v51:
## CPU
module CPU(
    input logic clk,
    input logic rst,
    output logic [31:0] im_addr,
    input  logic [31:0] im_rdata,     
    output logic [31:0] dm_addr,
    output logic [31:0] dm_wdata,    
    output logic [3:0]  dm_web,       
    input  logic [31:0] dm_rdata      
);
logic [31:0] IF_PC;
logic [31:0] IF_pc4;
logic [31:0] IF_PC_next;
logic [31:0] IF_instr;
logic [31:0] ID_PC;
logic [31:0] ID_pc4;
logic [31:0] ID_instr;
logic IF_ID_stall;
logic IF_ID_flush;
logic [6:0] ID_opcode;
logic [4:0] ID_rd;
logic [2:0] ID_funct3;
logic [4:0] ID_rs1;
logic [4:0] ID_rs2;
logic [6:0] ID_funct7;
logic [31:0] ID_rs1_data;
logic [31:0] ID_rs2_data;
logic [31:0] ID_imm;
logic [1:0] ID_ALUOp;
logic [1:0] ID_ALUSrcA;
logic ID_ALUSrcB;
logic ID_Branch;
logic ID_Jal;
logic ID_Jalr;
logic ID_MemWrite;
logic ID_MemRead;
logic ID_RegWrite;
logic [1:0] ID_ResultSrc;
logic [3:0] ID_ALUControl;
logic [31:0] ID_pc_imm;
logic [31:0] ID_jalr_target;
logic ID_eq;
logic ID_lt;
logic ID_ltu;
logic ID_take_branch;
logic [1:0] ID_PCSel;
logic [1:0] ID_ForwardA;
logic [1:0] ID_ForwardB;
logic [31:0] ID_forward_rs1;
logic [31:0] ID_forward_rs2;
logic ID_Branch_Stall;
logic ID_EX_flush;
logic [31:0] EX_PC;
logic [31:0] EX_pc4;
logic [31:0] EX_rs1_data;
logic [31:0] EX_rs2_data;
logic [31:0] EX_imm;
logic [4:0] EX_rs1;
logic [4:0] EX_rs2;
logic [4:0] EX_rd;
logic [2:0] EX_funct3;
logic [3:0] EX_ALUControl;
logic [1:0] EX_ALUSrcA;
logic EX_ALUSrcB;
logic EX_MemWrite;
logic EX_MemRead;
logic EX_RegWrite;
logic [1:0] EX_ResultSrc;
logic [31:0] EX_alu_in1;
logic [31:0] EX_alu_in2;
logic [31:0] EX_alu_result;
logic [1:0] ForwardA;
logic [1:0] ForwardB;
logic [31:0] EX_forward_rs1;
  ...
Settings: LEC_CHECK=0, ABC_AREA=0, CAP_MARGIN=20, CORE_MARGIN=2, CORE_UTILIZATION=72, CTS_CLUSTER_DIAMETER=357, CTS_CLUSTER_SIZE=100, PLACE_DENSITY=0.6, SETUP_SLACK_MARGIN=1.78, SLEW_MARGIN=20, TNS_END_PERCENT=10; clock period 6.16 ns.
run.sh (not shown) runs the stock make flow with config.mk's settings and CLKGATE_MAP_FILE=.
v51: it failed with a tool error in global routing, so there are no final results.
[inputs] v23 vs v51
Settings: CTS_CLUSTER_DIAMETER changed from 357 to 97; SETUP_SLACK_MARGIN removed (was 1.78); ABC_AREA removed (was 0); TNS_END_PERCENT removed (was 10); CTS_CLUSTER_SIZE changed from 100 to 60; PLACE_DENSITY removed (was 0.6); the clock period (ns, I/O delays scaled along) changed from 6.16 to 4.21.
Notes after the runs:
Run status, v23: aborted in global routing, error GRT-0116. From v23 to v51, yosys-reported design area after synthesis did not move at all. Lower total CTS buffers among v51 and v23: v51. Per the comparison of v23 with v51, chip area held steady, total cell area at the placement stage went up. For largest buffer count on any clock path, v51 and v23 come out practically identical. Compared with v51, v23 degrades detailed placement HPWL. The run showing the greater number of gates resized after cts is v23. v23 ended up with a lower number of setup buffers added after CTS than v51 did. Reported for v51 and v23, floorplan utilization turned out identical to the last digit.
Edits applied to the flow inputs when going from v23 to v57:
Settings: PLACE_DENSITY newly set to 0.6; CORE_UTILIZATION changed from 72 to 40; CTS_CLUSTER_SIZE removed (was 60); CTS_CLUSTER_DIAMETER removed (was 97); the clock period (ns, I/O delays scaled along) changed from 4.21 to 4.6.
## What came out
- In v57 the implementation ran to completion but is not tape-out ready, as the final checks report setup timing.
- From v23 to v57, proportion of synthesized chip area in sequential cells did not move at all.
- Looking at initial standard-cell utilization of the core, v57 sits 33 points lower than v23 does.
- v57 vs v23 — core box area rose 81%.
- As far as number of cells produced by synthesis is concerned, v57 and v23 perform about the same.
- Simple-gate portion of the synthesized area came out exactly the same in v57 and v23.
- [v57 vs v23] number of placement rows: higher in v57
- For post-cts gate resize count, dividing the value from v23 by the value from v57 gives 3.0.
- From v23 to v57, count of library flops with an enable pin did not move at all.
- Between v23 and v57, the flow reports number of buffers created by CTS increasing by more than 100%.
The following lists how v43 was set up differently from v57:
Settings: changing CORE_UTILIZATION from 40 to 59; setting CTS_CLUSTER_DIAMETER to 365 for the first time; setting SETUP_SLACK_MARGIN to 1.32 for the first time; changing the clock period (ns, I/O delays scaled along) from 4.6 to 5.83.
==> results <==
- v57 → v43: count of clock-buffer cells in the layout down 2, met1 demand-to-capacity share in global routing up 18 points, via count of the first global-routing pass up about 2%, combinational power down about 27%.
- met2 usage for v43: 21 points up relative to v57
- Delta (v43 minus v57): part of the total power dissipated in sequential elements went up by 0.3 points; number of cells on the critical path went down; leakage component of the power down 3.5%; final-layout fill cell count moved down; worst hold slack higher.
- In the reports for v43 and v57, the smaller global-route total usage across every layer belongs to v57.
- From the logs: v43 reached the end of the flow and failed the layout checks with setup timing.
What v6 does differently from v43 at the input level:
Settings: putting TNS_END_PERCENT at 5 where nothing was set; swapping 59 for 61 in CORE_UTILIZATION; swapping 1.32 for 1.16 in SETUP_SLACK_MARGIN; clearing CTS_CLUSTER_DIAMETER, which used to be 365; clearing PLACE_DENSITY, which used to be 0.6; swapping 5.83 for 4.43 in the clock period (ns, I/O delays scaled along).
==> comparison <==
- v6 ended up with a higher number of post-CTS setup repair buffers than v43 did.
- v6 completed end to end; final checks failed (setup timing).
- Between v43 and v6, sequential share of layout area decreased.
- Between v43 and v6, the flow reports tap cell count decreasing by a few percent.
- Between v43 and v6, the flow reports met3 routed wirelength increasing by more than a quarter.
- Summary: with v43 as the reference, number of cell instances on the worst register-to-register path in v6 moved down by more than 10%.
- Compared with v43, v6 shows a overall routed net length that is 11% higher.
- v6 ends up with a highest net fanout along the worst path that is 2 higher than in v43.
- A start point of the critical path of u_IF_ID_Reg.ID_instr[18] is what v6 shows, while u_IF_ID_Reg.ID_instr[16] belongs to v43.
- In the route summary, v6 ends up with a via count exceeding that of v43.
Modified inputs, v10 compared to v6
Settings: TNS_END_PERCENT removed (was 5); CORE_UTILIZATION changed from 61 to 40; PLACE_DENSITY newly set to 0.6; SETUP_SLACK_MARGIN removed (was 1.16); the clock period (ns, I/O delays scaled along) changed from 4.43 to 7.98.
### Flow results
Per the final summary, v10 finished and its layout is clean on timing, DRC and antenna. Compared v10 vs v6, and worst slew slack as a fraction of its limit is down in v10. Diff v6 -> v10 | tap cell count | up by more than half. Capturing element of the worst setup path = IF_PC[30]: v10; capturing element of the worst setup path = u_IF_ID_Reg.ID_pc4[4]: v6. Against v6, the final cell area of v10 is lower. Higher final worst slack was reported by v10, not v6.

---

Starting RTL as in the previous note.
// CPU
module CPU(
    input logic clk,
    input logic rst,
    output logic [31:0] im_addr,
    input  logic [31:0] im_rdata,     
    output logic [31:0] dm_addr,
    output logic [31:0] dm_wdata,    
    output logic [3:0]  dm_web,       
    input  logic [31:0] dm_rdata      
);
Settings: LEC_CHECK=0, CAP_MARGIN=0, CORE_MARGIN=2, CORE_UTILIZATION=66, CTS_CLUSTER_DIAMETER=361, HOLD_SLACK_MARGIN=0.3, PLACE_DENSITY=0.6, SETUP_SLACK_MARGIN=1.32, SLEW_MARGIN=20, TNS_END_PERCENT=5; clock period 5.88 ns.
The first run did not get past global routing.
Then changed:
- CAP_MARGIN: 0 -> 20
- CORE_UTILIZATION: 66 -> 60
- HOLD_SLACK_MARGIN: 0.3 -> unset
- PLACE_DENSITY: 0.6 -> unset
- PLACE_DENSITY_LB_ADDON: unset -> 0.0
- clock period: 5.88 -> 4.59 ns (I/O delays scaled with it)
What happened: This time the run ran to the end with violations: setup timing. Die area is higher by roughly a tenth. Synthesized cell count stays the same. Synthesized area does not change.

---

run 1:
CPU again, from the RTL that the note above started with.
make LEC_CHECK=0 ABC_AREA=0 CAP_MARGIN=20 CORE_MARGIN=2 CORE_UTILIZATION=72 CTS_CLUSTER_DIAMETER=357 CTS_CLUSTER_SIZE=10 PLACE_DENSITY=0.6 SETUP_SLACK_MARGIN=1.85 SLEW_MARGIN=20 TNS_END_PERCENT=10 finish   # period 6.3 ns
Run 1 | ERROR | global routing
### run 1 -> run 2
- CORE_UTILIZATION: 72 -> 62
- CTS_CLUSTER_DIAMETER: 357 -> unset
- SETUP_SLACK_MARGIN: 1.85 -> unset
- CTS_CLUSTER_SIZE: 10 -> unset
- ABC_AREA: 0 -> unset
- TNS_END_PERCENT: 10 -> unset
- the clock period (ns, I/O delays scaled along): 6.3 -> 7.98
==> comparison <==
Run 2 finished every step from synthesis to the final layout, and the layout passed the timing, DRC and antenna checks. Simple-gate portion of the synthesized area essentially unchanged between run 2 and run 1. Comparing run 2 against run 1, there is no change at all in boundary pin count. Comparing cell count after placement for run 1 and run 2, the bigger number came from run 1. Summary of the comparison: total setup buffers inserted after CTS is lower in run 2, relative to run 1. The global placer's final weighted congestion number comes out lower for run 2 vs run 1.
### run 2 -> run 3
- a deleted PLACE_DENSITY that had been 0.6
- an added TNS_END_PERCENT of 80
- a change of CORE_UTILIZATION from 62 to 40
- an added SETUP_SLACK_MARGIN of 1.59
- a change of the clock period (ns, I/O delays scaled along) from 7.98 to 8.5
Results
- Looking at finished layout cell area across run 3 and run 2, the one that comes out higher is run 3.
- Going from run 2 to run 3, the total die area was found to have gone up by 54%.
- Run 2 → run 3: post-layout worst setup margin climbed 1.44 ns, time the worst path needs with I/O delays and setup dropped 0.92 ns.
- Run 3: routed length on met1 higher than run 2
- Diff run 2 -> run 3: first-iteration detailed-routing DRC count fell 2,606; latest clock arrival within the worst-skew pair rose 0.04 ns; non-clock buffer count fell 5.
- Worst hold slack was lower in run 3 than in run 2.
- Run 3 vs run 2: area growth from synthesis to layout up
- Between run 3 and run 2, it is run 3 whose die extent in y is higher, by about 24%.
No activity file was given, so power comes from the tool's default toggle rates.
